==> flow/run.sh <==
#!/bin/bash
# the make line also repeats each setting of config.mk as NAME=value (left out here)
make -C /OpenROAD-flow-scripts/flow DESIGN_CONFIG=/design/flow/config.mk WORK_HOME=/design/flow/orfs CLKGATE_MAP_FILE= finish
==> flow/config.mk <==
export PLATFORM = sky130hd
export DESIGN_NAME = Datapath
export DESIGN_NICKNAME = Datapath
export VERILOG_FILES = /design/flow/design.v
export SDC_FILE = /design/flow/constraint.sdc
export NUM_CORES = 4
export LEC_CHECK = 0
export CAP_MARGIN = 20
export CORE_MARGIN = 2
export CORE_UTILIZATION = 40
export GPL_TIMING_DRIVEN = 0
export MIN_ROUTING_LAYER = met2
export PLACE_DENSITY_LB_ADDON = 0.14
export SLEW_MARGIN = 20
==> flow/constraint.sdc <==
create_clock -name core_clock -period 14.0 [get_ports {clk}]
set_input_delay 2.8000 -clock core_clock [delete_from_list [all_inputs] [get_ports {clk}]]
set_output_delay 2.8000 -clock core_clock [all_outputs]
set_load 0.01 [all_outputs]
==> flow/design.v <==
module ALU(in1,
				in2, 
				op, 
				result);
	output reg [31:0] result;
	input [31:0] in1, in2;
	input [3:0] op;  
	always @(*) begin
		case(op)
			4'b0001 : begin  
				result = in1 & in2;
			end
			4'b0010 : begin  
				result = in1 | in2;
			end
			4'b0011 : begin  
				result = in1 ^ in2;
			end
			4'b0100 : begin  
				result = in1 + in2;
			end
			4'b0101 : begin 
				result = in1 - in2;
			end
			4'b0110 : begin  
				result = in1 >> in2[4:0];
			end
			4'b0111 : begin  
				result = in1 << in2[4:0];
			end
			4'b1000 : begin  
				result = $signed(in1) >>> in2[4:0];
			end
			4'b1001 : begin  
				result = in1 <<< in2[4:0];
			end
			4'b1010 : begin  
				result = in1 + in2;
			end
			4'b1011 : begin  
				result = {31'b0, $signed(in1) < $signed(in2)};
			end
			4'b1100 : begin  
				result = {31'b0, in1 < in2};
			end
			default : begin 
				result = 32'b0;
			end
		endcase
	end
endmodule
module BCompare(input [31:0] op1, input [31:0] op2, input BrUn, output reg BEQ, output reg BLT);
	always@(*)begin
		BEQ = 1'b0;
		BLT = 1'b0;
		if(~BrUn)begin 
			if(op1 == op2) begin
				BEQ = 1'b1;
			end
			if($signed(op1) < $signed(op2)) begin
				BLT = 1'b1;
			end
		end
		else begin
			if({1'b0, op1} == {1'b0, op2}) begin
				BEQ = 1'b1;
			end
			if({1'b0,op1} < {1'b0, op2}) begin
				BLT = 1'b1;
			end
		end
	end
endmodule
module ControlUnit(IWord, PCSelect, RegWEn, ImmSel, BrUn, BEQ, BLT, BSel, ASel, ALUOP, WBSel, MemRW);
input [31:0] IWord;
input BEQ, BLT;
output reg PCSelect, RegWEn, ImmSel, BSel, ASel, WBSel, MemRW, BrUn;
output reg [3:0] ALUOP;
always@(*) begin
	PCSelect = 1'b0;
	RegWEn = 1'b0;
	ImmSel = 1'b0;
	BSel = 1'b0;
	ASel = 1'b0;
	MemRW = 1'b0;
	WBSel = 1'b1;
	BrUn = 1'b0;
	ALUOP = 4'h4;
	case(IWord[6:0])
		7'b0110011: begin  
			PCSelect = 1'b0;
			RegWEn = 1'b1;
			ImmSel = 1'b0;
			BSel = 1'b0;
			ASel = 1'b0;
			MemRW = 1'b0;
			WBSel = 1'b1;
			BrUn = 1'b0;
			case(IWord[14:12])
				3'h0 : begin
					case(IWord[30])
						 1'b0 : begin  
							ALUOP = 4'h4;
						 end
						 1'b1 : begin  
							ALUOP = 4'h5;
						end
					endcase
				end
				3'h1 : begin  
					ALUOP = 4'h7;
				end
				3'h2 : begin  
					ALUOP = 4'hb;
				end
				3'h3 : begin  
					ALUOP = 4'hc;
				end
				3'h4 : begin  
					ALUOP = 4'h3;
				end
				3'h5 : begin 
					case(IWord[30]) 
						1'b1: begin  
							ALUOP = 4'h8;
						end
						1'b0:begin  
							ALUOP = 4'h6;
						end
					endcase
				end
				3'h6 : begin  
					ALUOP = 4'h2;
				end
				3'h7 : begin  
					ALUOP = 4'h1;
				end
			endcase
		end
		7'b0010011 : begin  
			PCSelect = 1'b0;
			RegWEn = 1'b1;
			ImmSel = 1'b1;
			BSel = 1'b1;
			ASel = 1'b0;
			MemRW = 1'b0;
			WBSel = 1'b1;
			BrUn = 1'b0;
			case(IWord[14:12])
					3'h0 : begin  
							ALUOP = 4'h4;
					end
					3'h1 : begin  
						ALUOP = 4'h7;
					end
					3'h2 : begin  
						ALUOP = 4'hb;
					end
					3'h3 : begin  
						ALUOP = 4'hc;
					end
					3'h4 : begin  
						ALUOP = 4'h3;
					end
					3'h5 : begin 
						case(IWord[30])
							1'b0 : begin
								ALUOP = 4'h6;
							end
							1'b1 : begin
								ALUOP = 4'h8;
							end
						endcase
					end
					3'h6 : begin  
						ALUOP = 4'h2;
					end
					3'h7 : begin  
						ALUOP = 4'h1;
					end
			endcase
		end
		7'b0000011 : begin  
			PCSelect = 1'b0;
			RegWEn = 1'b1;
			ImmSel = 1'b1;
			BSel = 1'b1;
			ASel = 1'b0;
			ALUOP = 4'h4;
			MemRW = 1'b0;
			WBSel = 1'b0;
			BrUn = 1'b0;
		end
		7'b0100011 : begin  
			PCSelect = 1'b0;
			RegWEn = 1'b0;
			ImmSel = 1'b1;
			BSel = 1'b1;
			ASel = 1'b0;
			ALUOP = 4'h4;
			MemRW = 1'b1;
			WBSel = 1'b1;
		end
		7'b1100011 : begin  
			RegWEn = 1'b0;
			ImmSel = 1'b1;
			case(IWord[14:12]) 
				3'h0 : begin
					BrUn = 1'b0;
					PCSelect = BEQ;
				end
				3'h1 : begin
					BrUn = 1'b0;
					PCSelect = ~BEQ;
				end
				3'h4 : begin
					BrUn = 1'b0;
					PCSelect = BLT;
				end
				3'h5 : begin
					BrUn = 1'b0;
					PCSelect = BEQ | ~BLT;
				end
				3'h6 : begin
					BrUn = 1'b1;
					PCSelect = BLT;
				end
				3'h7 : begin
					BrUn = 1'b1;
					PCSelect = BEQ | ~BLT;
				end
				default:
				;
			endcase
			BSel = 1'b1;
			ASel = 1'b1;
			ALUOP = 4'h4;
			MemRW = 1'b0;
			WBSel = 1'b1;
		end
		default:
		;
	endcase
end
endmodule
module ImmExtend(input [12:0] imm, output reg [31:0] extend);
	always @(*) begin
		extend = {{19{imm[12]}}, imm};
	end
endmodule
module PC(input PCSel, input [31:0] branchVal, input clk, input reset, output reg [31:0] PCVal);
	always @(posedge clk) begin
		if(reset) begin
			PCVal <= 32'b0;
		end
		else if(PCSel) begin
			PCVal <= branchVal;
		end
		else begin
			PCVal <= PCVal + 3'b100;
		end
	end
endmodule
module RegFile(rs1, rs2, rd, din, out1, out2, clk, reset, enable, rw);
reg [31:0] steve [31:0];
integer i;
input [4:0] rd, rs1, rs2;
input clk, reset, enable, rw;
input [31:0] din;
output reg [31:0] out1, out2;
	always @(posedge clk) begin
		if (enable) begin
			if(reset) begin
				for( i = 0; i <= 31; i = i + 1 ) begin 
					steve[i] <= 32'b0;	
				end
			end
			else if(rw && rd != 5'd0) begin
				steve[rd] <= din; 
			end
		end
	end
	always @(*) begin
		out1 = 32'b0;
		out2 = 32'b0;
		if(enable) begin
			out1 = (rs1 == 5'd0) ? 32'b0 : steve[rs1];
			out2 = (rs2 == 5'd0) ? 32'b0 : steve[rs2];
		end
	end
endmodule
module Datapath(input clk,
					input reset,
					output [31:0] imem_addr,
					input [31:0] imem_rdata,
					output [31:0] dmem_addr,
					output [31:0] dmem_wdata,
					output dmem_we,
					input [31:0] dmem_rdata,
					output wb_valid,
					output [4:0] wb_rd,
					output [31:0] wb_data);
reg [31:0] WB;
wire PCSelect, RegWEn, ImmSel, BrUn, BEQ, BLT, BSel, ASel, WBSel, MemRW;
wire [3:0] ALUOP;
wire [31:0] longImm, IWord, data1Val, data2Val, result, PCVal, DmemOut;
reg [31:0] alu1, alu2;
reg [12:0] imm;
reg [4:0] rs1, rs2, rd;
assign IWord = imem_rdata;
assign imem_addr = PCVal;
RegFile regs(IWord[19:15], IWord[24:20], IWord[11:7], WB, data1Val, data2Val, clk, reset, 1'b1 , RegWEn);
BCompare compare(data1Val, data2Val, BrUn, BEQ, BLT);
ControlUnit cu(IWord, PCSelect, RegWEn, ImmSel, BrUn, BEQ, BLT, BSel, ASel, ALUOP, WBSel, MemRW);
PC pc(PCSelect, WB, clk, reset, PCVal);
ImmExtend longBoi(imm, longImm);
ALU alu(alu1, alu2, ALUOP, result);
assign dmem_addr = result;
assign dmem_wdata = data2Val;
assign dmem_we = MemRW & ~reset;
assign DmemOut = dmem_rdata;
assign wb_valid = RegWEn & (rd != 5'd0) & ~reset;
assign wb_rd = rd;
assign wb_data = WB;
	always@(*) begin
		if(ASel) begin
			alu1 = PCVal;
		end
		else begin
			alu1 = data1Val;
		end
		if(BSel) begin
			alu2 = longImm;
		end
		else begin
			alu2 = data2Val;
		end
		if(WBSel) begin
			WB = result;
		end
		else begin
			WB = DmemOut;
		end
		if(IWord[6:0] == 7'b1100011)begin  
			imm = {IWord[31], IWord[7], IWord[30:25], IWord[11:8], 1'b0};
		end
		else if(IWord[6:0] == 7'b0100011)begin  
			imm = {IWord[31], IWord[31:25], IWord[11:7]};
		end
		else begin
			imm = {IWord[31], IWord[31:20]};
		end
		rs1 = IWord[19:15];
		rs2 = IWord[24:20];
		rd = IWord[11:7];
	end
endmodule
==> run summary, run 1 <==
Status of the implementation.

- The run stopped with a tool error.
- The flow stopped in 5_1_grt.
- The tool reported: "[ERROR GRT-0116] Global routing finished with congestion. Check the congestion regions in the DRC Viewer".
- The share of synthesized registers carrying an async set or reset is 0, for reference.
- According to the dpl log, the detail-placed design has an HPWL of roughly 340 mm.
- The number of top-level pins is 201, for reference.
- The post-synthesis cell count is roughly 6100, for reference.
- The proportion of netlist area held by the largest area contributor is 0.457, for reference.
- The initialized floorplan defines 150 standard-cell rows.
- The deepest level of the CTS H-tree is 3, for reference.
- The prevailing post-synth register cell is sky130_fd_sc_hd__edfxtp_1, for reference.
- The cell count in the Yosys report is just over 6000, for reference.
- Sorting the synthesized cells by how often they occur yields sky130_fd_sc_hd__edfxtp_1 (1024), sky130_fd_sc_hd__nor2_1 (1011), sky130_fd_sc_hd__mux2i_1 (492), sky130_fd_sc_hd__clkbuf_1 (362), sky130_fd_sc_hd__a21oi_1 (315).
- The flip-flop and latch count after synthesis is 1056, for reference.
- The count of distinct cell types in the synthesized netlist is 110, for reference.
- The tree is rooted in a sky130_fd_sc_hd__clkbuf_16.
- Summing every instance area after synthesis gives between 0.06 and 0.07 sq mm.
- The cell total after placement is 8578, for reference.
- At the floorplan stage, the core utilization is reported as 0.403.
- The synthesized-area fraction occupied by ao, oa, aoi and oai cells is 0.134, for reference.
- The overall die width is 414 um, for reference.
- Per the synthesis report, the simple-gate share of the synthesized area is 0.129.
- Per Yosys stat, the portion of area used by sequential elements is 0.466.
- During placement, the flow inserted port buffers numbering 193.
- Counting the buffers created by CTS gives around 110.
- Total global-route track usage over all layers is 0.804.
- The die area is 0.172 sq mm, for reference.
- The core box area is 0.167 sq mm, for reference.
- The largest total area in the synthesized netlist belongs to sky130_fd_sc_hd__edfxtp_1.
- For reference, the post-synthesis area per instance comes to roughly 11 sq um.
- The synthesis warning total is 7, for reference.
- The fraction of synthesized cell area in xor and xnor cells is 0.00481, for reference.
- The top cell type by instance count after synthesis is sky130_fd_sc_hd__edfxtp_1, for reference.
- The synthesis report lists the most area-consuming cells as sky130_fd_sc_hd__edfxtp_1 (46%), sky130_fd_sc_hd__mux4_2 (9.9%), sky130_fd_sc_hd__mux2i_1 (7.3%), sky130_fd_sc_hd__nor2_1 (5.6%), sky130_fd_sc_hd__ha_1 (2.4%).
- In this run the deepest clock path goes through 3 buffers.
- The portion of synthesized area spent on multiplexers is 0.188.
- The number of clock sinks came to 1056.
- The congestion estimate from routability-driven global placement came to roughly 1.4.
- The largest family of logic cells by area is multiplexers, for reference.
- The post-synth area from yosys stat is 0.0673 sq mm, for reference.
- The placement stage leaves a total instance area of 0.0741 sq mm.
- In this run, the synthesized area fraction spent on adder and majority cells is recorded as 0.0248.
- The floorplan step set the die height to 414 um.
- Yosys mapped a number of flops with a built-in enable equal to 1024.
- The total congestion overflow after global routing is 1, for reference.
per-stage QoR:
| stage | total power (W) | worst slack (ns) | setup TNS [ns] | hold slack, ns | util |
|---|---|---|---|---|---|
| after global placement | 0.00772 | -6.81 | -1465.19 | 0.602 | 0.431 |
| after floorplan | 0.00552 | 1.75 | 0 | 0.532 | - |
| after CTS | 0.0110 | 0.000385 | 0 | 0.614 | 0.471 |
| after detailed placement | 0.00796 | -4.09 | -357.67 | 0.610 | 0.443 |
layer usage:
metal | GRT usage | GRT overflow
met5 | 0.672 | 1
met4 | 0.696 | 0
met3 | 0.844 | 0
met2 | 0.836 | 0
met1 | - | -
timing repair:
| action | in CTS |
|---|---|
| pin swaps | 20 |
| endpoints found under the setup margin | 149 |
| gates resized | 275 |
| hold buffers | 0 |
| setup buffers | 21 |
==> run 2: changes to the inputs <==
CELL_PAD_IN_SITES_DETAIL_PLACEMENT = 2   (was not set)
CORE_MARGIN = 6   (was 2)
CTS_CLUSTER_SIZE = 90   (was not set)
GPL_TIMING_DRIVEN = not set   (was 0)
MAX_ROUTING_LAYER = met4   (was not set)
PLACE_DENSITY = 0.6   (was not set)
PLACE_DENSITY_LB_ADDON = not set   (was 0.14)
TNS_END_PERCENT = 20   (was not set)
==> run 2 against run 1 <==
The run again fails in 5_1_grt. Synthesized area is the same. Die area grew 3.9%. Synthesized cell count is the same.
==> run summary, run 2 <==
Status of the implementation.

- The stage where the flow stopped is 5_1_grt (unchanged), for reference.
- The deepest level of the CTS H-tree came to 3 (unchanged).
- The top cell type by instance count after synthesis is sky130_fd_sc_hd__edfxtp_1 (unchanged).
- The area share of and/or/nand/nor cells after synthesis is 0.129 (unchanged), for reference.
- The instance area after placement came to 0.0741 sq mm (about the same).
- The master cell of the clock root buffer was sky130_fd_sc_hd__clkbuf_16 (unchanged).
- The flip-flop and latch count after synthesis came to 1056 (unchanged).
- The total of buffers placed on input and output ports came to 200 (was 193).
- The number of sinks handled by clock tree synthesis was 1056 (unchanged).
- The fraction of synthesized area in multiplexers is 0.188 (unchanged).
- The post-synth area from yosys stat is 0.0673 sq mm (unchanged), for reference.
- First reported error: [ERROR GRT-0116] Global routing finished with congestion. Check the congestion regions in the DRC Viewer (unchanged).
- Status: aborted with a tool error (unchanged).
- The synthesized-area fraction occupied by ao, oa, aoi and oai cells is 0.134 (unchanged).
- The core box area was 0.167 sq mm (about the same).
- The total congestion overflow after global routing is 2507, for reference.
- The die area is 0.178 sq mm (was 0.172 sq mm).
- The number of cell rows is 150 (unchanged), for reference.
- The synthesis warning total is 7 (unchanged), for reference.
- The routability congestion estimate is 1.15 (was 1.40), for reference.
- The post-synthesis cell count came to 6076 (unchanged).
- The post-cts hold-fix buffer tally is 0 (unchanged), for reference.
- The die boundary height is 422 um (was 414 um), for reference.
- The largest family of logic cells by area is multiplexers (unchanged), for reference.
- The mean cell area of the mapped netlist was 11.1 sq um (unchanged).
- The leading area contributor after synthesis is sky130_fd_sc_hd__edfxtp_1 (unchanged), for reference.
- The cell resize tally after clock tree synthesis was 0 (was 275).
- The number of buffers created by CTS is 113 (was 106).
- The overall die width is 422 um (was 414 um), for reference.
- The cell total after placement came to 8365 (was 8578).
- The fraction of synthesized cell area in xor and xnor cells is 0.00481 (unchanged).
- The number of setup buffers added after CTS is 0 (was 21), for reference.
- The prevailing post-synth register cell was sky130_fd_sc_hd__edfxtp_1 (unchanged).
- The global-route usage over all layers is 0.887, for reference.
- The core utilization before placement was 0.403 (about the same).
- The sequential share of the synthesized area is 0.466 (unchanged), for reference.
- The number of top-level pins came to 201 (unchanged).
- The post-DP HPWL is 308 mm (was 341 mm), for reference.
- The count of distinct cell types in the synthesized netlist is 110 (unchanged), for reference.
- The count of library flops with an enable pin was 1024 (unchanged).
- The worst setup slack after placement came to 0.271 ns (was -4.09 ns).
- The synthesized cell area was 0.0673 sq mm (unchanged).
- Commonest cells in the synthesized netlist: sky130_fd_sc_hd__edfxtp_1 (1024), sky130_fd_sc_hd__nor2_1 (1011), sky130_fd_sc_hd__mux2i_1 (492), sky130_fd_sc_hd__clkbuf_1 (362), sky130_fd_sc_hd__a21oi_1 (315) (unchanged).
- The share of synthesized registers carrying an async set or reset is 0 (unchanged), for reference.
- The maximum clock insertion buffer count is 3 (unchanged).
- The proportion of netlist area held by the largest area contributor is 0.457 (unchanged), for reference.
- Ranking of synthesized cells by area: sky130_fd_sc_hd__edfxtp_1 (46%), sky130_fd_sc_hd__mux4_2 (9.9%), sky130_fd_sc_hd__mux2i_1 (7.3%), sky130_fd_sc_hd__nor2_1 (5.6%), sky130_fd_sc_hd__ha_1 (2.4%) (unchanged).
- The area fraction in full adders, half adders and majority gates is 0.0248 (unchanged), for reference.
- The cell count in the Yosys report is 6076 (unchanged), for reference.
## run 2: per-layer routing
metal,track usage,overflow
met5,-,-
met4,0.753,323
met3,0.947,1695
met2,0.906,489
met1,-,-
## run 2: per-stage QoR
step                hold WS (ns)  total power [W]
CTS                        0.650           0.0113
detailed placement         0.638          0.00784
global placement           0.621          0.00773
floorplan                  0.532          0.00552
==> run 3: changes to the inputs <==
CELL_PAD_IN_SITES_DETAIL_PLACEMENT = not set   (was 2)
CORE_MARGIN = 2   (was 6)
CTS_CLUSTER_SIZE = not set   (was 90)
MAX_ROUTING_LAYER = not set   (was met4)
MIN_ROUTING_LAYER = not set   (was met2)
SETUP_SLACK_MARGIN = 3.69   (was not set)
TNS_END_PERCENT = not set   (was 20)
clock period = 13.8 ns   (was 14.0 ns; I/O delays follow)
==> run 3 against run 2 <==
The run now finishes clean. Synthesized cell count stayed put. Synthesized area stayed put. Die area is 3.8% lower.
==> run summary, run 3 <==
Summary of the current implementation state.

- The critical-path cell with the highest stage delay is sky130_fd_sc_hd__mux4_2, for reference.
- Once detail routing completed, the nets flagged for antenna violations numbered 0.
- The number of buffers created by CTS is 112 (was 113), for reference.
- Commonest cells in the synthesized netlist: sky130_fd_sc_hd__edfxtp_1 (1024), sky130_fd_sc_hd__nor2_1 (1011), sky130_fd_sc_hd__mux2i_1 (492), sky130_fd_sc_hd__clkbuf_1 (362), sky130_fd_sc_hd__a21oi_1 (315) (unchanged).
- The proportion of netlist area held by the largest area contributor was 0.457 (unchanged).
- At the pin with the least slew margin, the transition time is 1.37 ns.
- The master cell of the clock root buffer is sky130_fd_sc_hd__clkbuf_16 (unchanged).
- TritonRoute output was used to compute an average wire per cell of 39.6 um.
- The post-DP HPWL is 232 mm (was 308 mm), for reference.
- The share of synthesized registers carrying an async set or reset is 0 (unchanged), for reference.
- The post-route DRC violation count is 0, for reference.
- For the finished layout, the period the worst path requires is about 11 ns.
- The final count of hold timing violations is 0, for reference.
- The die area came to 0.172 sq mm (was 0.178 sq mm).
- The routed via count is 61328, for reference.
- The number of cell rows came to 150 (unchanged).
- The clock-pin slew on the worst setup and hold paths is 0.07 ns, for reference.
- Summed over all layers, the routed wires come to 352 mm.
- The count of library flops with an enable pin is 1024 (unchanged), for reference.
- The worst setup path is captured at a primary output.
- The power attributed to the clock group is 0.00293 W, for reference.
- The final core area utilization is 0.510, for reference.
- The prevailing post-synth register cell is sky130_fd_sc_hd__edfxtp_1 (unchanged), for reference.
- The cell count in the Yosys report is 6076 (unchanged), for reference.
- In the final timing run, aggregate negative setup slack is 0 ns.
- Counting both buffers and inverters, the worst setup path holds a total of 11.
- The number of setup violations in the final report is 0, for reference.
- The maximum resistive drop on vdd is 0.113 mV, for reference.
- Status: timing/DRC/antenna clean (was aborted with a tool error).
- The ratio of total power to cell area is 136 mW/mm^2, for reference.
- The total congestion overflow after global routing is 0, for reference.
- The area fraction in full adders, half adders and majority gates was 0.0248 (unchanged).
- The top cell type by instance count after synthesis was sky130_fd_sc_hd__edfxtp_1 (unchanged).
- The post-synth area from yosys stat was 0.0673 sq mm (unchanged).
- The TritonCTS clock tree is yes, for reference.
- The hold-critical path depth is 3, for reference.
- The net count of the finished layout is 6786.
- The flip-flop and latch count after synthesis is 1056 (unchanged).
- The achievable clock frequency is 91.4 MHz, for reference.
- The global routing report lists combined usage of all routing layers as 0.394.
- The synthesized-area fraction occupied by ao, oa, aoi and oai cells came to 0.134 (unchanged).
- The leakage component of the power is 32.5 nW, for reference.
- Counting buffers and inverters, the worst setup path is 28 cells deep.
- Setup repair after global routing could not meet its margin everywhere.
- The worst reg2reg path endpoint is regs.steve[16][27], for reference.
- Among cell families on the critical path, the largest total delay comes from AND-OR/OR-AND gates.
- The detailed-routing iteration count for the pre-antenna-repair pass is 6, for reference.
- The core utilization before placement is 0.403 (about the same), for reference.
- The deepest level of the CTS H-tree came to 3 (unchanged).
- The capture point of the worst path is wb_data[27], for reference.
- In the setup report, the worst path falls into the class in -> out.
- The total sequential power is 0.00368 W, for reference.
- The synthesized cell area is 0.0673 sq mm (unchanged).
- The post-cts hold-fix buffer tally is 0 (unchanged).
- For the worst reg-to-reg path, the startpoint reported by OpenROAD is regs.steve[23][9].
- The launching element type of the critical path is a primary input, for reference.
- The number of global-route vias before repair is 57757, for reference.
- The total of buffers placed on input and output ports came to 200 (unchanged).
- The worst hold path terminates at pc.PCVal[31].
- The mean cell area of the mapped netlist is 11.1 sq um (unchanged), for reference.
- The number of filler cells placed in the layout is roughly 15000, for reference.
- After the first detailed-routing iteration, the DRC count stood at 9404.
- The number of antenna violations at the first check in global routing is 24.
- The first global-routing pass estimated ~470 mm of wire.
- The overall die width was 414 um (was 422 um).
- The leading area contributor after synthesis is sky130_fd_sc_hd__edfxtp_1 (unchanged), for reference.
- In this run the register-to-register setup slack is 7.66 ns.
- The timing startpoint of the critical path is imem_rdata[20], for reference.
- The switching power share of the total is 0.394, for reference.
- At the later pin of the worst-skew pair, clock insertion delay measures 0.76 ns.
- Post-route period utilization is reported as 0.793.
- The die boundary height is 414 um (was 422 um), for reference.
- The relative contribution of sequential cells to total power is 0.318, for reference.
- The logs give a warning total of 95.
- The area share of and/or/nand/nor cells after synthesis is 0.129 (unchanged).
- The core box area was 0.167 sq mm (about the same).
- The fraction of synthesized area in multiplexers is 0.188 (unchanged), for reference.
- Ranking of synthesized cells by area: sky130_fd_sc_hd__edfxtp_1 (46%), sky130_fd_sc_hd__mux4_2 (9.9%), sky130_fd_sc_hd__mux2i_1 (7.3%), sky130_fd_sc_hd__nor2_1 (5.6%), sky130_fd_sc_hd__ha_1 (2.4%) (unchanged).
- The cell that appears most often on the critical path is sky130_fd_sc_hd__buf_4.
- In this run the layout overhead on the synthesized area is reported as 26.6%.
- The OpenROAD report gives the critical path a required time of 11.04 ns.
- The main power-consuming group is combinational cells, for reference.
- The post-synthesis cell count is 6076 (unchanged).
- The largest fanout on the critical path is 7, for reference.
- The largest family of logic cells by area is multiplexers (unchanged), for reference.
- The reported combinational group power is 0.00497 W, for reference.
- The synthesis warning total is 7 (unchanged).
- The count of distinct cell types in the synthesized netlist is 110 (unchanged), for reference.
- The sequential share of the synthesized area is 0.466 (unchanged).
- Per the slew report, the remaining headroom to the max-slew limit stands at 0.0886.
- The peak per-stage delay on the critical path is 0.62 ns, for reference.
- The internal power summed over all cells is 0.00702 W, for reference.
- The analysis attributes to net switching a power of 0.00456 W.
- The average via count per standard cell is 6.90, for reference.
- The class of the most critical hold timing path is reg -> reg, for reference.
- Entering global routing, the biggest net connects around 65 pins.
- The final max-slew violation count recorded for this run is 0.
- The clock skew is slightly below 0.04 ns, for reference.
- The routability congestion estimate came to 1.07 (was 1.15).
- The number of sinks handled by clock tree synthesis is 1056 (unchanged), for reference.
- In this run the maximum-capacitance check reported violations numbering 0.
- The number of cell instances on the worst register-to-register path is 26, for reference.
- The maximum clock insertion buffer count is 3 (unchanged), for reference.
- The part of the total power dissipated in combinational logic is 0.429, for reference.
- The number of top-level pins is 201 (unchanged).
- The fraction of synthesized cell area in xor and xnor cells came to 0.00481 (unchanged).
- The arrival time at the worst endpoint is 8.19 ns, for reference.
- The origin of the worst min-delay path is pc.PCVal[31], for reference.
- The share of total power dissipated in the clock network is 0.253.
## run 3: routing by layer
metal	vias up	global-route usage	share of wire
li1	24323	-	-
met1	30487	0.470	0.34
met2	5165	0.587	0.43
met3	1321	0.139	0.14
met4	32	0.291	0.091
met5	-	0	0.00081
## run 3: final cells by class
class	instances	area, sq um	area share
repair buffers	960	9880	0.116
multi-input cells	4290	37000	0.434
flip-flops and latches	1056	31400	0.368
repair inverters	1	8.76	0.000103
inverters	167	756	0.00887
clock buffers	149	2960	0.0348
diodes	8	20.0	0.000235
well taps	2204	2760	0.0324
clock inverters	55	452	0.00530
## run 3: what timing repair did
item                       in CTS  in global routing
buffers inserted              285                111
gates cloned                   30                  7
resized                       970                295
setup endpoints to repair      64                 64
pin swaps                     232                164
## run 3: per-stage QoR
stage                     setup WS [ns]  instance area [sq um]  cells  hold WS (ns)  power, W
after floorplan                    2.91                  68300   6107         0.532   0.00573
after global placement            0.831                  73000   8242         0.616   0.00743
after detailed placement          0.817                  73100   8245         0.611   0.00743
after CTS                          3.02                  83100   8764         0.624    0.0111
after global routing               2.74                  85200   8883         0.687    0.0118
final                              2.85                  85200   8890         0.627    0.0116
==> run 4: changes to the inputs <==
ABC_AREA = 1   (was not set)
CAP_MARGIN = 10   (was 20)
CORE_ASPECT_RATIO = 0.84   (was not set)
CORE_UTILIZATION = 72   (was 40)
CTS_CLUSTER_DIAMETER = 51   (was not set)
CTS_CLUSTER_SIZE = 76   (was not set)
GPL_TIMING_DRIVEN = 1   (was not set)
HOLD_SLACK_MARGIN = -0.0   (was not set)
MAX_ROUTING_LAYER = met4   (was not set)
PLACE_DENSITY = 0.66   (was 0.6)
SETUP_SLACK_MARGIN = 0.56   (was 3.69)
TNS_END_PERCENT = 35   (was not set)
clock period = 5.03 ns   (was 13.8 ns; I/O delays follow)
==> run 4 against run 3 <==
The run now fails in 5_1_grt. Die area down 43%. Synthesized area up 2.2%. Synthesized cell count up 49%.
==> run summary, run 4 <==
Status of the implementation.

- Status: aborted with a tool error (was timing/DRC/antenna clean).
- The stage where the flow stopped is 5_1_grt, for reference.
- The tool reported: "[ERROR GRT-0116] Global routing finished with congestion. Check the congestion regions in the DRC Viewer".
- The largest family of logic cells by area is simple AND/OR/NAND/NOR gates (was multiplexers), for reference.
- The routability congestion estimate is 1.29 (was 1.07), for reference.
- The post-synthesis cell count is 9051 (was 6076), for reference.
- The total of buffers placed on input and output ports is 200 (unchanged), for reference.
- The flip-flop and latch count after synthesis is 1056 (unchanged).
- The proportion of netlist area held by the largest area contributor is 0.447 (was 0.457), for reference.
- The synthesis warning total is 7 (unchanged), for reference.
- The number of buffers created by CTS is 92 (was 112), for reference.
- The worst setup slack after placement came to -2.07 ns (was 0.817 ns).
- The count of distinct cell types in the synthesized netlist was 64 (was 110).
- The core utilization before placement is 0.729 (was 0.403).
- The fraction of synthesized cell area in xor and xnor cells is 0.00471 (was 0.00481), for reference.
- The number of top-level pins came to 201 (unchanged).
- The share of synthesized registers carrying an async set or reset was 0 (unchanged).
- The deepest level of the CTS H-tree is 3 (unchanged), for reference.
- The fraction of synthesized area in multiplexers was 0 (was 0.188).
- The master cell of the clock root buffer is sky130_fd_sc_hd__clkbuf_16 (unchanged), for reference.
- The post-synth area from yosys stat was 0.0688 sq mm (was 0.0673 sq mm).
- The count of library flops with an enable pin is 1024 (unchanged), for reference.
- The synthesized-area fraction occupied by ao, oa, aoi and oai cells came to 0.101 (was 0.134).
- The area fraction in full adders, half adders and majority gates is 0.0242 (was 0.0248).
- The overall die width came to 341 um (was 414 um).
- The sequential share of the synthesized area is 0.456 (was 0.466), for reference.
- The maximum clock insertion buffer count is 3 (unchanged), for reference.
- The area share of and/or/nand/nor cells after synthesis is 0.334 (was 0.129), for reference.
- Overall routing resource usage recorded by global route was 0.920.
- The core box area is 0.0943 sq mm (was 0.167 sq mm).
- The die area came to 0.0980 sq mm (was 0.172 sq mm).
- Summed over all layers, the global routing overflow is 1023.
- Commonest cells in the synthesized netlist: sky130_fd_sc_hd__nand2_1 (2213), sky130_fd_sc_hd__nor2_1 (1690), sky130_fd_sc_hd__nand3_1 (1333), sky130_fd_sc_hd__edfxtp_1 (1024), sky130_fd_sc_hd__o21ai_0 (580) (was sky130_fd_sc_hd__edfxtp_1 (1024), sky130_fd_sc_hd__nor2_1 (1011), sky130_fd_sc_hd__mux2i_1 (492), sky130_fd_sc_hd__clkbuf_1 (362), sky130_fd_sc_hd__a21oi_1 (315)).
- The number of cell rows is 103 (was 150).
- The die boundary height is 287 um (was 414 um), for reference.
- Ranking of synthesized cells by area: sky130_fd_sc_hd__edfxtp_1 (45%), sky130_fd_sc_hd__nand2_1 (12%), sky130_fd_sc_hd__nand3_1 (9.7%), sky130_fd_sc_hd__nor2_1 (9.2%), sky130_fd_sc_hd__o21ai_0 (4.2%) (was sky130_fd_sc_hd__edfxtp_1 (46%), sky130_fd_sc_hd__mux4_2 (9.9%), sky130_fd_sc_hd__mux2i_1 (7.3%), sky130_fd_sc_hd__nor2_1 (5.6%), sky130_fd_sc_hd__ha_1 (2.4%)).
- The top cell type by instance count after synthesis is sky130_fd_sc_hd__nand2_1 (was sky130_fd_sc_hd__edfxtp_1).
- The mean cell area of the mapped netlist was 7.60 sq um (was 11.1 sq um).
- The leading area contributor after synthesis is sky130_fd_sc_hd__edfxtp_1 (unchanged), for reference.
- The number of sinks handled by clock tree synthesis is 1056 (unchanged), for reference.
- The synthesized cell area is 0.0688 sq mm (was 0.0673 sq mm).
- The post-DP HPWL was 209 mm (was 232 mm).
- The cell count in the Yosys report was 9051 (was 6076).
- The prevailing post-synth register cell is sky130_fd_sc_hd__edfxtp_1 (unchanged), for reference.
## run 4: stage by stage
| stage | cell area (sq um) | TNS, ns | utilization | cells |
|---|---|---|---|---|
| after CTS | 89000 | -93.99 | 0.943 | 11395 |
| after detailed placement | 80000 | -1097.28 | 0.848 | 11021 |
| after global placement | 80000 | -985.56 | 0.848 | 11021 |
| after floorplan | 69900 | -29.13 | - | 9082 |
## run 4: per-layer routing
layer / track usage / overflow
met1: 0.915 / 120
met4: 0.898 / 361
met3: 0.849 / 134
met5: - / -
met2: 0.989 / 408
## run 4: what timing repair did
action,CTS
resized,933
setup buffers,156
hold buffers,0
gates cloned,47
endpoints found under the hold margin,0
pin swaps,280
setup endpoints to repair,1105
==> run 5: changes to the inputs <==
CAP_MARGIN = 20   (was 10)
CTS_CLUSTER_DIAMETER = 330   (was 51)
HOLD_SLACK_MARGIN = -0.08   (was -0.0)
SETUP_SLACK_MARGIN = -0.95   (was 0.56)
==> run 5 against run 4 <==
The flow again stops in 5_1_grt. Synthesized area unchanged. Die area is the same. Synthesized cell count did not move.
==> run summary, run 5 <==
Status of the implementation.

- The post-synth area from yosys stat is 0.0688 sq mm (unchanged).
- The die area is 0.0980 sq mm (unchanged), for reference.
- The maximum clock insertion buffer count is 3 (unchanged), for reference.
- The stage where the flow stopped is 5_1_grt (unchanged), for reference.
- The routability congestion estimate came to 1.32 (was 1.29).
- The number of buffers created by CTS is 17 (was 92), for reference.
- The total of buffers placed on input and output ports came to 200 (unchanged).
- The synthesis warning total is 7 (unchanged).
- The count of library flops with an enable pin was 1024 (unchanged).
- Ranking of synthesized cells by area: sky130_fd_sc_hd__edfxtp_1 (45%), sky130_fd_sc_hd__nand2_1 (12%), sky130_fd_sc_hd__nand3_1 (9.7%), sky130_fd_sc_hd__nor2_1 (9.2%), sky130_fd_sc_hd__o21ai_0 (4.2%) (unchanged).
- The instance area after placement is 0.0791 sq mm (was 0.0800 sq mm), for reference.
- The number of top-level pins is 201 (unchanged).
- Commonest cells in the synthesized netlist: sky130_fd_sc_hd__nand2_1 (2213), sky130_fd_sc_hd__nor2_1 (1690), sky130_fd_sc_hd__nand3_1 (1333), sky130_fd_sc_hd__edfxtp_1 (1024), sky130_fd_sc_hd__o21ai_0 (580) (unchanged).
- The proportion of netlist area held by the largest area contributor is 0.447 (unchanged), for reference.
- The core box area is 0.0943 sq mm (unchanged).
- The count of distinct cell types in the synthesized netlist came to 64 (unchanged).
- The leading area contributor after synthesis is sky130_fd_sc_hd__edfxtp_1 (unchanged), for reference.
- The fraction of synthesized cell area in xor and xnor cells was 0.00471 (unchanged).
- The area fraction in full adders, half adders and majority gates came to 0.0242 (unchanged).
- The mean cell area of the mapped netlist is 7.60 sq um (unchanged), for reference.
- First reported error: [ERROR GRT-0232] Routing congestion too high. Check the congestion heatmap in the GUI (was [ERROR GRT-0116] Global routing finished with congestion. Check the congestion regions in the DRC Viewer.).
- The flip-flop and latch count after synthesis was 1056 (unchanged).
- The cell count in the Yosys report is 9051 (unchanged).
- The top cell type by instance count after synthesis is sky130_fd_sc_hd__nand2_1 (unchanged).
- Status: aborted with a tool error (unchanged).
- The share of synthesized registers carrying an async set or reset came to 0 (unchanged).
- The synthesized-area fraction occupied by ao, oa, aoi and oai cells is 0.101 (unchanged).
- The master cell of the clock root buffer is sky130_fd_sc_hd__clkbuf_16 (unchanged), for reference.
- The global-route usage over all layers is 0.783, for reference.
- The post-cts hold-fix buffer tally came to 0 (unchanged).
- The post-DP HPWL is 205 mm (was 209 mm), for reference.
- The core utilization before placement was 0.729 (unchanged).
- The die boundary height is 287 um (unchanged).
- The deepest level of the CTS H-tree came to 1 (was 3).
- The largest family of logic cells by area is simple AND/OR/NAND/NOR gates (unchanged).
- The area share of and/or/nand/nor cells after synthesis is 0.334 (unchanged), for reference.
- The prevailing post-synth register cell is sky130_fd_sc_hd__edfxtp_1 (unchanged), for reference.
- The total congestion overflow after global routing is 113, for reference.
- The synthesized cell area is 0.0688 sq mm (unchanged), for reference.
- The fraction of synthesized area in multiplexers is 0 (unchanged), for reference.
- The number of sinks handled by clock tree synthesis is 1056 (unchanged), for reference.
- The worst setup slack after placement is -2.27 ns (was -2.07 ns), for reference.
- The post-synthesis cell count is 9051 (unchanged).
- The number of cell rows came to 103 (unchanged).
- The sequential share of the synthesized area is 0.456 (unchanged), for reference.
- The overall die width came to 341 um (unchanged).
[run 5: timing repair]
item / in CTS
pin swaps: 79
setup buffers: 41
gates resized: 418
gates cloned: 36
setup endpoints to repair: 64
[run 5: metal layers]
| metal | track usage | GRT overflow |
|---|---|---|
| met5 | - | - |
| met4 | 0.692 | 53 |
| met3 | 0.632 | 12 |
| met2 | 0.913 | 47 |
| met1 | 0.808 | 1 |
[run 5: per-stage QoR]
stage | hold WS [ns] | instances
2_1_floorplan | 0.567 | 9082
3_3_place_gp | 0.674 | 10978
3_5_place_dp | 0.669 | 10978
4_1_cts | 0.705 | 11068
==> run 6: changes to the inputs <==
ABC_AREA = 0   (was 1)
CAP_MARGIN = 5   (was 20)
CTS_CLUSTER_DIAMETER = 51   (was 330)
SETUP_SLACK_MARGIN = 1.15   (was -0.95)
clock period = 6.37 ns   (was 5.03 ns; I/O delays follow)
==> run 6 against run 5 <==
The run again fails in 5_1_grt. Synthesized area shrank 2.1%. Synthesized cell count shrank 33%. Die area shrank 2.1%.
==> run summary, run 6 <==
Status of the implementation.

- The share of synthesized registers carrying an async set or reset is 0 (unchanged), for reference.
- The largest family of logic cells by area is multiplexers (was simple AND/OR/NAND/NOR gates), for reference.
- Status: aborted with a tool error (unchanged).
- The sequential share of the synthesized area is 0.466 (was 0.456).
- The cell total after placement is 8400 (was 10978), for reference.
- The core box area is 0.0924 sq mm (was 0.0943 sq mm).
- The cell count in the Yosys report is 6076 (was 9051), for reference.
- Total global-route track usage over all layers is 0.907.
- The top cell type by instance count after synthesis is sky130_fd_sc_hd__edfxtp_1 (was sky130_fd_sc_hd__nand2_1).
- The core utilization before placement is 0.728 (was 0.729), for reference.
- The total of buffers placed on input and output ports is 200 (unchanged).
- The post-DP HPWL is 219 mm (was 205 mm), for reference.
- The prevailing post-synth register cell is sky130_fd_sc_hd__edfxtp_1 (unchanged), for reference.
- The number of buffers created by CTS came to 91 (was 17).
- The overall die width is 338 um (was 341 um).
- The die area is 0.0960 sq mm (was 0.0980 sq mm), for reference.
- The stage where the flow stopped is 5_1_grt (unchanged), for reference.
- The synthesized-area fraction occupied by ao, oa, aoi and oai cells is 0.134 (was 0.101), for reference.
- The worst setup slack after placement is -2.78 ns (was -2.27 ns), for reference.
- The count of library flops with an enable pin came to 1024 (unchanged).
- The post-synthesis cell count is 6076 (was 9051), for reference.
- The area share of and/or/nand/nor cells after synthesis is 0.129 (was 0.334).
- The synthesis warning total is 7 (unchanged), for reference.
- The area fraction in full adders, half adders and majority gates is 0.0248 (was 0.0242), for reference.
- The flip-flop and latch count after synthesis is 1056 (unchanged).
- The routability congestion estimate came to 1.42 (was 1.32).
- Commonest cells in the synthesized netlist: sky130_fd_sc_hd__edfxtp_1 (1024), sky130_fd_sc_hd__nor2_1 (1011), sky130_fd_sc_hd__mux2i_1 (492), sky130_fd_sc_hd__clkbuf_1 (362), sky130_fd_sc_hd__a21oi_1 (315) (was sky130_fd_sc_hd__nand2_1 (2213), sky130_fd_sc_hd__nor2_1 (1690), sky130_fd_sc_hd__nand3_1 (1333), sky130_fd_sc_hd__edfxtp_1 (1024), sky130_fd_sc_hd__o21ai_0 (580)).
- The number of top-level pins is 201 (unchanged), for reference.
- The proportion of netlist area held by the largest area contributor came to 0.457 (was 0.447).
- Ranking of synthesized cells by area: sky130_fd_sc_hd__edfxtp_1 (46%), sky130_fd_sc_hd__mux4_2 (9.9%), sky130_fd_sc_hd__mux2i_1 (7.3%), sky130_fd_sc_hd__nor2_1 (5.6%), sky130_fd_sc_hd__ha_1 (2.4%) (was sky130_fd_sc_hd__edfxtp_1 (45%), sky130_fd_sc_hd__nand2_1 (12%), sky130_fd_sc_hd__nand3_1 (9.7%), sky130_fd_sc_hd__nor2_1 (9.2%), sky130_fd_sc_hd__o21ai_0 (4.2%)).
- The fraction of synthesized area in multiplexers is 0.188 (was 0), for reference.
- First reported error: [ERROR GRT-0116] Global routing finished with congestion. Check the congestion regions in the DRC Viewer (was [ERROR GRT-0232] Routing congestion too high. Check the congestion heatmap in the GUI.).
- The master cell of the clock root buffer is sky130_fd_sc_hd__clkbuf_16 (unchanged).
- The number of sinks handled by clock tree synthesis is 1056 (unchanged).
- The count of distinct cell types in the synthesized netlist came to 110 (was 64).
- The maximum clock insertion buffer count is 3 (unchanged), for reference.
- The number of cell rows is 102 (was 103).
- The leading area contributor after synthesis is sky130_fd_sc_hd__edfxtp_1 (unchanged), for reference.
- The synthesized cell area is 0.0673 sq mm (was 0.0688 sq mm), for reference.
- The fraction of synthesized cell area in xor and xnor cells is 0.00481 (was 0.00471), for reference.
- The deepest level of the CTS H-tree is 3 (was 1), for reference.
- The total overflow left after global routing is 1096.
- The post-synth area from yosys stat is 0.0673 sq mm (was 0.0688 sq mm), for reference.
- The die boundary height was 284 um (was 287 um).
- The mean cell area of the mapped netlist is 11.1 sq um (was 7.60 sq um), for reference.
==> run 6: what timing repair did <==
action	4_1_cts
pin swaps	192
endpoints found under the setup margin	1118
setup buffers	151
cloned	6
hold buffers	0
gates resized	779
==> run 6: through the flow <==
| step | util | instance area, sq um |
|---|---|---|
| floorplan | - | 68400 |
| CTS | 0.948 | 87600 |
| detailed placement | 0.874 | 80800 |
| global placement | 0.874 | 80800 |
==> run 6: layer usage <==
layer	GRT usage	GRT overflow
met4	0.870	369
met3	0.832	182
met2	0.968	412
met1	0.919	133
met5	-	-
==> run 7: changes to the inputs <==
ABC_AREA = not set   (was 0)
CAP_MARGIN = 20   (was 5)
CORE_ASPECT_RATIO = not set   (was 0.84)
CORE_UTILIZATION = 14   (was 72)
CTS_CLUSTER_DIAMETER = not set   (was 51)
CTS_CLUSTER_SIZE = not set   (was 76)
GPL_TIMING_DRIVEN = not set   (was 1)
HOLD_SLACK_MARGIN = not set   (was -0.08)
MAX_ROUTING_LAYER = not set   (was met4)
PLACE_DENSITY = 0.6   (was 0.66)
SETUP_SLACK_MARGIN = not set   (was 1.15)
TNS_END_PERCENT = not set   (was 35)
clock period = 17.8 ns   (was 6.37 ns; I/O delays follow)
==> run 7 against run 6 <==
Now clean on timing, DRC and antenna. Die area rose to 5.1 times the previous value. Synthesized cell count unchanged. Synthesized area unchanged.
==> run summary, run 7 <==
Summary of the current implementation state.

- Status: timing/DRC/antenna clean (was aborted with a tool error).
- The class of the most critical hold timing path is reg -> reg, for reference.
- The post-synth area from yosys stat is 0.0673 sq mm (unchanged), for reference.
- The die area is 0.486 sq mm (was 0.0960 sq mm).
- The slowest stage of the critical path belongs to the cell sky130_fd_sc_hd__nor4_1.
- The largest part of the power goes to combinational cells.
- Recorded from the global router log, the overflow total was 0.
- The die boundary height is 697 um (was 284 um), for reference.
- The path with the worst hold slack has its endpoint at pc.PCVal[1].
- The master cell of the clock root buffer is sky130_fd_sc_hd__clkbuf_16 (unchanged), for reference.
- The wire length of the first global-routing pass is 461 mm, for reference.
- Of the total power, the clock network draws 0.289.
- The largest family of logic cells by area is multiplexers (unchanged).
- The count of max-cap constraint violations is 0, for reference.
- The timing report gives the clock slew at the launch and capture registers of the worst setup and hold paths as around 0.060 ns.
- Setup repair after global routing left no endpoint under its margin.
- Internal power comes to slightly below 0.005 W.
- The global-route usage over all layers is 0.134, for reference.
- The largest fanout on the critical path is 17, for reference.
- Per the hold report, the tightest min-delay path originates at pc.PCVal[1].
- The endpoint identified for the worst register-to-register timing path is regs.steve[10][22].
- The synthesized-area fraction occupied by ao, oa, aoi and oai cells is 0.134 (unchanged), for reference.
- The number of top-level pins is 201 (unchanged), for reference.
- The accumulated negative setup slack is 0 ns, for reference.
- The script logs the mean routed wire length per placed instance as 27.3 um.
- For this design the total switching power over the nets is 0.00324 W.
- The count of library flops with an enable pin came to 1024 (unchanged).
- In the final layout, the multi-input gates occupy 0.0333 sq mm.
- The maximum number of pins on one net before global-route repair is about 120, for reference.
- The flow reports an fmax of roughly 63 MHz.
- The clock period minus worst slack is around 16 ns, for reference.
- Post-route period utilization is reported as 0.888.
- The worst setup path is of the in -> out kind.
- The post-route standard cell area excluding fillers is 0.0811 sq mm, for reference.
- The number of setup buffers added after CTS is 0 (was 151).
- The maximum clock insertion buffer count is 3 (unchanged), for reference.
- The number of warning messages in the logs is approximately 100, for reference.
- The arrival time of data at the worst endpoint is listed as 12.25 ns.
- The capture point of the worst path is wb_data[18], for reference.
- The total sequential power is 0.00285 W, for reference.
- The area growth from synthesis to layout is 20.4%, for reference.
- The core utilization before placement is 0.141 (was 0.728), for reference.
- The post-layout net count is 6275, for reference.
- The core box area was 0.479 sq mm (was 0.0924 sq mm).
- The part of the total power dissipated in combinational logic is 0.362, for reference.
- Commonest cells in the synthesized netlist: sky130_fd_sc_hd__edfxtp_1 (1024), sky130_fd_sc_hd__nor2_1 (1011), sky130_fd_sc_hd__mux2i_1 (492), sky130_fd_sc_hd__clkbuf_1 (362), sky130_fd_sc_hd__a21oi_1 (315) (unchanged).
- The clock latency of the later-clocked register in the worst-skew pair is roughly 0.80 ns, for reference.
- The timing startpoint of the critical path is imem_rdata[15], for reference.
- The post-cts hold-fix buffer tally came to 0 (unchanged).
- The max-slew headroom at the worst pin is 0.110, for reference.
- The overall die width was 697 um (was 338 um).
- In this run the critical path is formed by clkdlybuf4s50_1 > and2_2 > nor2b_2 > buf_4 > a221o_1 > nor4_1 > a21boi_0 > buf_4 > inv_1 > fa_1 > a21oi_1 > o21bai_1 > a221o_1 > nand3b_1 > a211o_1 > a211oi_1 > o21ai_0 > a311oi_1 > o211ai_1 > o32ai_4 > inv_2 > clkdlybuf4s50_1.
- The synthesis warning total was 7 (unchanged).
- Ranking of synthesized cells by area: sky130_fd_sc_hd__edfxtp_1 (46%), sky130_fd_sc_hd__mux4_2 (9.9%), sky130_fd_sc_hd__mux2i_1 (7.3%), sky130_fd_sc_hd__nor2_1 (5.6%), sky130_fd_sc_hd__ha_1 (2.4%) (unchanged).
- The sequential share of the synthesized area is 0.466 (unchanged), for reference.
- The peak per-stage delay on the critical path is 0.95 ns, for reference.
- The post-synthesis cell count is 6076 (unchanged), for reference.
- Across the VDD grid, the largest voltage drop is 0.0839 mV.
- The leading area contributor after synthesis is sky130_fd_sc_hd__edfxtp_1 (unchanged), for reference.
- Detailed routing inserted a total of just under 60000 vias.
- The post-DP HPWL is 241 mm (was 219 mm), for reference.
- The required time at the worst endpoint is listed as 14.24 ns.
- The cell count in the Yosys report is 6076 (unchanged), for reference.
- The post-route DRC violation count is 0, for reference.
- The average via count per standard cell is ~4.6, for reference.
- The cell resize tally after clock tree synthesis was 0 (was 779).
- The proportion of netlist area held by the largest area contributor was 0.457 (unchanged).
- The flip-flop and latch count after synthesis is 1056 (unchanged), for reference.
- The number of antenna violations at the first check in global routing is ~60, for reference.
- Detailed-route iteration 0 reported a violation count of 10174.
- The hold-critical path depth is 2, for reference.
- Switching power as a fraction of the total was reported as 0.397.
- The power attributed to the clock group is 0.00236 W, for reference.
- The number of cell instances on the worst register-to-register path is 21, for reference.
- The prevailing post-synth register cell is sky130_fd_sc_hd__edfxtp_1 (unchanged).
- In the post-route report, total wirelength is listed as 344 mm.
- The number of sinks handled by clock tree synthesis is 1056 (unchanged), for reference.
- The mean cell area of the mapped netlist is 11.1 sq um (unchanged).
- In the final report, the number of hold violations comes to 0.
- The top cell type by instance count after synthesis is sky130_fd_sc_hd__edfxtp_1 (unchanged).
- STA classifies the critical path endpoint as a primary output.
- The deepest level of the CTS H-tree was 3 (unchanged).
- On the final layout, the worst clock skew is 0.0713 ns.
- The relative contribution of sequential cells to total power is 0.349, for reference.
- The routability congestion estimate is 1.03 (was 1.42).
- The number of filler cells placed in the layout is 52970, for reference.
- The number of max-slew violations in the final report is 0, for reference.
- The number of global-route vias before repair is 54312, for reference.
- The cell family with the largest share of critical-path delay is AND-OR/OR-AND gates, for reference.
- The area fraction in full adders, half adders and majority gates was 0.0248 (unchanged).
- The share of synthesized registers carrying an async set or reset came to 0 (unchanged).
- The timing report notes that buffer and inverter cells on the critical path total 6.
- The count of distinct cell types in the synthesized netlist is 110 (unchanged), for reference.
- Total power normalized to cell area comes to approximately 100 mW/mm^2.
- The fraction of synthesized cell area in xor and xnor cells is 0.00481 (unchanged).
- The TritonCTS clock tree is yes, for reference.
- The combinational power reported by the tool is between 0.002 and 0.003 W.
- The total of buffers placed on input and output ports is 200 (unchanged), for reference.
- STA classifies the critical path startpoint as a primary input.
- The number of nets still failing antenna checks after routing is 0, for reference.
- The final report lists the setup-violating endpoint count as 0.
- The number of cell rows is 254 (was 102).
- The instance area after placement is 0.0773 sq mm (was 0.0808 sq mm), for reference.
- The number of buffers created by CTS is 110 (was 91), for reference.
- The fraction of synthesized area in multiplexers is 0.188 (unchanged).
- The setup slack on the worst flop-to-flop path is 10.17 ns, for reference.
- The total stage count of the critical path is 22, for reference.
- Per the OpenROAD power report, leakage power amounts to 28.5 nW.
- The pre-antenna-repair detailed-routing pass consisted of 9 iterations.
- The synthesized cell area is 0.0673 sq mm (unchanged), for reference.
- Measured on the finished design, the core utilization comes to 0.169.
- The footprint of the flip-flops and latches is 0.0314 sq mm, for reference.
- The area share of and/or/nand/nor cells after synthesis was 0.129 (unchanged).
- The actual transition at the worst max-transition pin is 1.33 ns, for reference.
- In this run the critical register-to-register path is launched from regs.steve[14][0].
run 7: per-stage QoR:
stage          cells  power [W]  hold WS [ns]  setup WS, ns
3_3_place_gp   12361    0.00578         0.517          2.02
4_1_cts        12567    0.00811         0.543          2.28
5_1_grt        12601    0.00837         0.590          1.83
2_1_floorplan   6107    0.00434         0.532          4.03
6_report       12621    0.00818         0.536          1.99
3_5_place_dp   12363    0.00578         0.535          2.30
run 7: final cells by class:
cell class / instances / area share
Clock inverter: 69 / 0.00820
Inverter: 167 / 0.00779
Tap cell: 6400 / 0.0988
Antenna cell: 52 / 0.00161
Timing Repair Buffer: 455 / 0.0498
Clock buffer: 135 / 0.0359
Sequential cell: 1056 / 0.387
Multi-Input combinational cell: 4287 / 0.411
run 7: metal layers:
metal  GRT usage  vias to the layer above  wire (um)
li1            -                    23313          -
met1       0.167                    29564     128000
met2       0.199                     4851     148000
met3      0.0512                      868      48300
met4      0.0707                       42      19900
met5           0                        -        303
==> run 8: changes to the inputs <==
CAP_MARGIN = 0   (was 20)
CORE_UTILIZATION = 65   (was 14)
CTS_CLUSTER_SIZE = 53   (was not set)
PLACE_DENSITY = not set   (was 0.6)
SETUP_SLACK_MARGIN = 2.06   (was not set)
clock period = 8.21 ns   (was 17.8 ns; I/O delays follow)
==> run 8 against run 7 <==
The run now fails in 5_1_grt. Synthesized area stayed put. Die area is 78% lower. Synthesized cell count is the same.
==> run summary, run 8 <==
Status of the implementation.

- The leading area contributor after synthesis is sky130_fd_sc_hd__edfxtp_1 (unchanged), for reference.
- The maximum clock insertion buffer count was 3 (unchanged).
- Status: aborted with a tool error (was timing/DRC/antenna clean).
- The cell total after placement was 8346 (was 12363).
- The deepest level of the CTS H-tree is 3 (unchanged), for reference.
- The master cell of the clock root buffer was sky130_fd_sc_hd__clkbuf_16 (unchanged).
- The overall die width came to 326 um (was 697 um).
- The post-cts hold-fix buffer tally is 0 (unchanged), for reference.
- The worst setup slack after placement is -1.68 ns (was 2.30 ns), for reference.
- The synthesis warning total was 7 (unchanged).
- The post-synth area from yosys stat is 0.0673 sq mm (unchanged).
- The largest family of logic cells by area is multiplexers (unchanged), for reference.
- The core utilization before placement is 0.653 (was 0.141).
- The number of cell rows came to 118 (was 254).
- For this run the aggregate overflow at the end of global routing stands at 424.
- The stage where the flow stopped is 5_1_grt, for reference.
- The prevailing post-synth register cell is sky130_fd_sc_hd__edfxtp_1 (unchanged).
- The number of buffers created by CTS came to 105 (was 110).
- The core box area is 0.103 sq mm (was 0.479 sq mm), for reference.
- The count of library flops with an enable pin came to 1024 (unchanged).
- The number of top-level pins is 201 (unchanged).
- The area share of and/or/nand/nor cells after synthesis is 0.129 (unchanged), for reference.
- The post-DP HPWL was 232 mm (was 241 mm).
- The post-synthesis cell count came to 6076 (unchanged).
- The flip-flop and latch count after synthesis was 1056 (unchanged).
- The number of sinks handled by clock tree synthesis came to 1056 (unchanged).
- Ranking of synthesized cells by area: sky130_fd_sc_hd__edfxtp_1 (46%), sky130_fd_sc_hd__mux4_2 (9.9%), sky130_fd_sc_hd__mux2i_1 (7.3%), sky130_fd_sc_hd__nor2_1 (5.6%), sky130_fd_sc_hd__ha_1 (2.4%) (unchanged).
- The cell count in the Yosys report is 6076 (unchanged), for reference.
- The synthesized-area fraction occupied by ao, oa, aoi and oai cells was 0.134 (unchanged).
- The fraction of synthesized area in multiplexers is 0.188 (unchanged), for reference.
- The die boundary height is 326 um (was 697 um).
- The top cell type by instance count after synthesis is sky130_fd_sc_hd__edfxtp_1 (unchanged), for reference.
- The mean cell area of the mapped netlist came to 11.1 sq um (unchanged).
- The fraction of synthesized cell area in xor and xnor cells is 0.00481 (unchanged), for reference.
- The sequential share of the synthesized area was 0.466 (unchanged).
- The proportion of netlist area held by the largest area contributor came to 0.457 (unchanged).
- The die area is 0.106 sq mm (was 0.486 sq mm), for reference.
- The share of synthesized registers carrying an async set or reset is 0 (unchanged), for reference.
- The synthesized cell area is 0.0673 sq mm (unchanged), for reference.
- Commonest cells in the synthesized netlist: sky130_fd_sc_hd__edfxtp_1 (1024), sky130_fd_sc_hd__nor2_1 (1011), sky130_fd_sc_hd__mux2i_1 (492), sky130_fd_sc_hd__clkbuf_1 (362), sky130_fd_sc_hd__a21oi_1 (315) (unchanged).
- The count of distinct cell types in the synthesized netlist was 110 (unchanged).
- The total of buffers placed on input and output ports is 200 (unchanged), for reference.
- The routability congestion estimate was 1.18 (was 1.03).
- Summed over all routing layers, the global router reports a total usage of 0.836.
- The area fraction in full adders, half adders and majority gates is 0.0248 (unchanged), for reference.
- The first error in the log reads "[ERROR GRT-0116] Global routing finished with congestion. Check the congestion regions in the DRC Viewer".
==> run 8: timing repair <==
item,CTS
buffers inserted,112
resized,846
setup endpoints to repair,1112
cloned,19
pin swaps,190
==> run 8: per-layer routing <==
layer / overflow / global-route usage
met5: 5 / 0.563
met4: 174 / 0.756
met3: 37 / 0.769
met2: 174 / 0.928
met1: 34 / 0.858
==> run 8: per-stage QoR <==
step	power, W	TNS (ns)	hold slack (ns)	cell area, sq um	util
4_1_cts	0.0189	-9.96	0.616	86800	0.842
3_5_place_dp	0.0133	-119.35	0.605	79400	0.771
3_3_place_gp	0.0132	-73.07	0.611	79400	0.771
2_1_floorplan	0.00966	-7.85	0.532	68400	-
==> run 9: changes to the inputs <==
CAP_MARGIN = 20   (was 0)
CORE_UTILIZATION = 58   (was 65)
CTS_CLUSTER_SIZE = not set   (was 53)
SETUP_SLACK_MARGIN = -0.76   (was 2.06)
clock period = 7.68 ns   (was 8.21 ns; I/O delays follow)
==> run 9 against run 8 <==
Now fails the layout checks on negative setup slack. Synthesized cell count unchanged. Synthesized area unchanged. Die area increased by 12%.
==> run summary, run 9 <==
Summary of the current implementation state.

- The wire length of the first global-routing pass is 448 mm, for reference.
- The flip-flop and latch count after synthesis is 1056 (unchanged).
- The detailed-routing iteration count for the pre-antenna-repair pass is 9, for reference.
- The largest fanout on the critical path is 34, for reference.
- The core utilization before placement is 0.587 (was 0.653), for reference.
- The share of synthesized registers carrying an async set or reset is 0 (unchanged), for reference.
- The layer with the highest usage after global routing is met2, for reference.
- The buffer-and-inverter tally for the worst setup path is 9, for reference.
- Measured in cells, the most critical reg-to-reg path has a length of 24.
- Once detail routing completed, the nets flagged for antenna violations numbered 0.
- The overall die width is 345 um (was 326 um), for reference.
- The largest family of logic cells by area was multiplexers (unchanged).
- The area fraction in full adders, half adders and majority gates was 0.0248 (unchanged).
- The cell count in the Yosys report is 6076 (unchanged), for reference.
- Per STA, the endpoint of the critical path is wb_data[18].
- In the hold report, the worst path ends at pc.PCVal[31].
- The relative contribution of sequential cells to total power is 0.325, for reference.
- Counting I/O delays and the setup requirement, the final critical path takes 9.02 ns.
- The worst setup slack after placement is -2.16 ns (was -1.68 ns).
- The peak per-stage delay on the critical path is around 0.65 ns, for reference.
- The max-slew headroom at the worst pin is 0.197, for reference.
- The sum of routed wire length over all layers is 328 mm, for reference.
- The number of buffers created by CTS is 109 (was 105), for reference.
- For reference, the clock transition at the flip-flops on the worst setup and hold paths is 0.07 ns.
- The total stage count of the critical path is 24, for reference.
- The combinational power reported by the tool is 0.00841 W.
- The count of max-cap constraint violations is 0, for reference.
- The post-DP HPWL is 228 mm (was 232 mm), for reference.
- The number of global-route vias before repair came to 61867.
- The layout checks failed on negative setup slack.
- The worst VDD IR drop from the latest analysis is 0.343 mV.
- The fraction of synthesized cell area in xor and xnor cells is 0.00481 (unchanged), for reference.
- Status: complete, but fails checks (was aborted with a tool error).
- In this run the critical path is formed by buf_16 > buf_12 > buf_12 > mux2i_1 > a22oi_1 > a21oi_1 > or4_4 > or2_2 > nand2_1 > ha_1 > buf_4 > buf_4 > a21o_1 > buf_4 > a21oi_2 > a211o_1 > a211oi_4 > or3_4 > a311oi_4 > o211ai_1 > o32ai_4 > buf_12 > inv_2 > clkdlybuf4s50_1.
- The master cell of the clock root buffer was sky130_fd_sc_hd__clkbuf_16 (unchanged).
- In this run the critical register-to-register path is captured at regs.steve[1][31].
- The share of total power dissipated in the clock network is 0.263.
- The accumulated negative setup slack is -48.04 ns, for reference.
- The synthesis warning total is 7 (unchanged), for reference.
- The number of setup violations in the final report is about 64, for reference.
- The deepest level of the CTS H-tree is 3 (unchanged), for reference.
- Per the timing report, the most critical flop-to-flop path originates at regs.steve[29][20].
- The post-cts hold-fix buffer tally is 0 (unchanged).
- met2 track demand over resource after global routing is 0.729.
- The post-synthesis cell count is 6076 (unchanged), for reference.
- The synthesized cell area is 0.0673 sq mm (unchanged), for reference.
- The area growth from synthesis to layout is 28.1%, for reference.
- The number of max-slew violations in the final report is 0, for reference.
- The number of antenna violations at the first check in global routing is 15, for reference.
- The global-route usage over all layers is 0.537, for reference.
- The prevailing post-synth register cell is sky130_fd_sc_hd__edfxtp_1 (unchanged).
- The number of sinks handled by clock tree synthesis is 1056 (unchanged), for reference.
- The number of filler cells placed in the layout is approximately 7600, for reference.
- The arrival time at the worst endpoint is 7.48 ns, for reference.
- The routability congestion estimate is 1.23 (was 1.18).
- The sequential share of the synthesized area is 0.466 (unchanged).
- Leaving out buffers and inverters, the combinational logic in the layout accounts for approximately 0.035 sq mm.
- The sequential power reported by the tool is 0.00663 W.
- Looking at the group totals, the largest power group turns out to be combinational cells.
- The fraction of synthesized area in multiplexers is 0.188 (unchanged).
- The die area is 0.119 sq mm (was 0.106 sq mm), for reference.
- Setup repair after global routing could not meet its margin everywhere.
- The power attributed to the clock group is 0.00537 W, for reference.
- The post-layout period usage of the worst path is 1.17, for reference.
- The average via count per standard cell is between 7 and 8, for reference.
- The proportion of netlist area held by the largest area contributor was 0.457 (unchanged).
- The clock skew is 0.0783 ns, for reference.
- The fraction of met1 tracks used by global routing is 0.689, for reference.
- According to the timing report, the critical path is launched from imem_rdata[16].
- The minimum setup slack in the final design is -1.34 ns, for reference.
- Commonest cells in the synthesized netlist: sky130_fd_sc_hd__edfxtp_1 (1024), sky130_fd_sc_hd__nor2_1 (1011), sky130_fd_sc_hd__mux2i_1 (492), sky130_fd_sc_hd__clkbuf_1 (362), sky130_fd_sc_hd__a21oi_1 (315) (unchanged).
- The maximum clock insertion buffer count was 3 (unchanged).
- The required time at the worst-slack endpoint is 6.14 ns, for reference.
- TritonCTS built the clock tree.
- The die boundary height is 345 um (was 326 um), for reference.
- In this run the power spent charging and discharging nets is between 0.007 and 0.008 W.
- The met3 usage in global routing is 0.242, for reference.
- The hold-critical path depth is 3, for reference.
- The script logs the mean routed wire length per placed instance as 37.2 um.
- The maximum number of pins on one net before global-route repair is 74, for reference.
- In this run the register-to-register setup slack is 1.42 ns.
- For this block, the via count after detailed routing is 65623.
- At the pin with the least slew margin, the transition time is about 1.2 ns.
- The class of the most critical hold timing path is reg -> reg, for reference.
- Dividing total power by cell area gives a power density of roughly 240 mW/mm^2.
- The number of cell rows came to 124 (was 118).
- At the end of the flow, the number of nets in the layout was approximately 7400.
- The timing report shows that the slowest cell on the worst path is sky130_fd_sc_hd__or4_4.
- The leakage component of the power is 34.9 nW, for reference.
- The post-route DRC violation count is 0, for reference.
- Hold is met by 0.659 ns.
- The count of distinct cell types in the synthesized netlist is 110 (unchanged), for reference.
- The switching power share of the total is 0.377, for reference.
- The launching element type of the critical path is a primary input, for reference.
- The global route stage reports its total congestion overflow as 0.
- The mean cell area of the mapped netlist is 11.1 sq um (unchanged), for reference.
- The leading area contributor after synthesis is sky130_fd_sc_hd__edfxtp_1 (unchanged).
- Ranking of synthesized cells by area: sky130_fd_sc_hd__edfxtp_1 (46%), sky130_fd_sc_hd__mux4_2 (9.9%), sky130_fd_sc_hd__mux2i_1 (7.3%), sky130_fd_sc_hd__nor2_1 (5.6%), sky130_fd_sc_hd__ha_1 (2.4%) (unchanged).
- The achievable clock frequency is 111 MHz, for reference.
- The post-synth area from yosys stat is 0.0673 sq mm (unchanged), for reference.
- The origin of the worst min-delay path is pc.PCVal[31], for reference.
- The number of warning messages in the logs is 97, for reference.
- The kind of end point of the critical path is a primary output, for reference.
- The setup path with the least slack is of type in -> out.
- The total of buffers placed on input and output ports is 200 (unchanged).
- The core box area is 0.115 sq mm (was 0.103 sq mm), for reference.
- Of the total power, combinational logic draws 0.412.
- The number of top-level pins was 201 (unchanged).
- The footprint of the flip-flops and latches is 0.0314 sq mm, for reference.
- The internal portion of the total power is 0.0127 W.
- The synthesized-area fraction occupied by ao, oa, aoi and oai cells is 0.134 (unchanged), for reference.
- The top cell type by instance count after synthesis is sky130_fd_sc_hd__edfxtp_1 (unchanged), for reference.
- Endpoints failing hold in the final report were tallied at 0.
- The count of library flops with an enable pin is 1024 (unchanged).
- The violation count after the first detailed-route iteration is 13068, for reference.
- The clock latency of the later-clocked register in the worst-skew pair is ~0.76 ns, for reference.
- The cell family with the largest share of critical-path delay is AND-OR/OR-AND gates, for reference.
- The area share of and/or/nand/nor cells after synthesis is 0.129 (unchanged), for reference.
-- run 9: timing repair --
| action | CTS | global route |
|---|---|---|
| gates resized | 299 | 157 |
| pin swaps | 63 | 60 |
| buffers inserted | 46 | 56 |
| gates cloned | 8 | 4 |
| endpoints found under the setup margin | 62 | 53 |
-- run 9: routing by layer --
metal / wire length, um / share of wire
met3: 61100 / 0.19
met1: 109000 / 0.33
met2: 129000 / 0.39
met5: 780 / 0.0024
met4: 27900 / 0.085
-- run 9: metrics by stage --
stage	instances	util	total power [W]	cell area [sq um]
final	8834	0.752	0.0204	86200
after global routing	8832	0.752	0.0207	86200
after CTS	8794	0.744	0.0197	85300
after detailed placement	8561	0.700	0.0142	80300
after global placement	8560	0.700	0.0141	80300
after floorplan	6107	-	0.0102	67900
-- run 9: area by class of cell --
cell class,count,area share
antenna,6,0.000174
clock buffer,139,0.0333
tap,1512,0.0219
multi-input combinational,4287,0.402
clock inverter,68,0.00808
timing repair buffer,1599,0.163
sequential,1056,0.364
inverter,167,0.00737
Power is estimated from default activity; no workload was simulated.
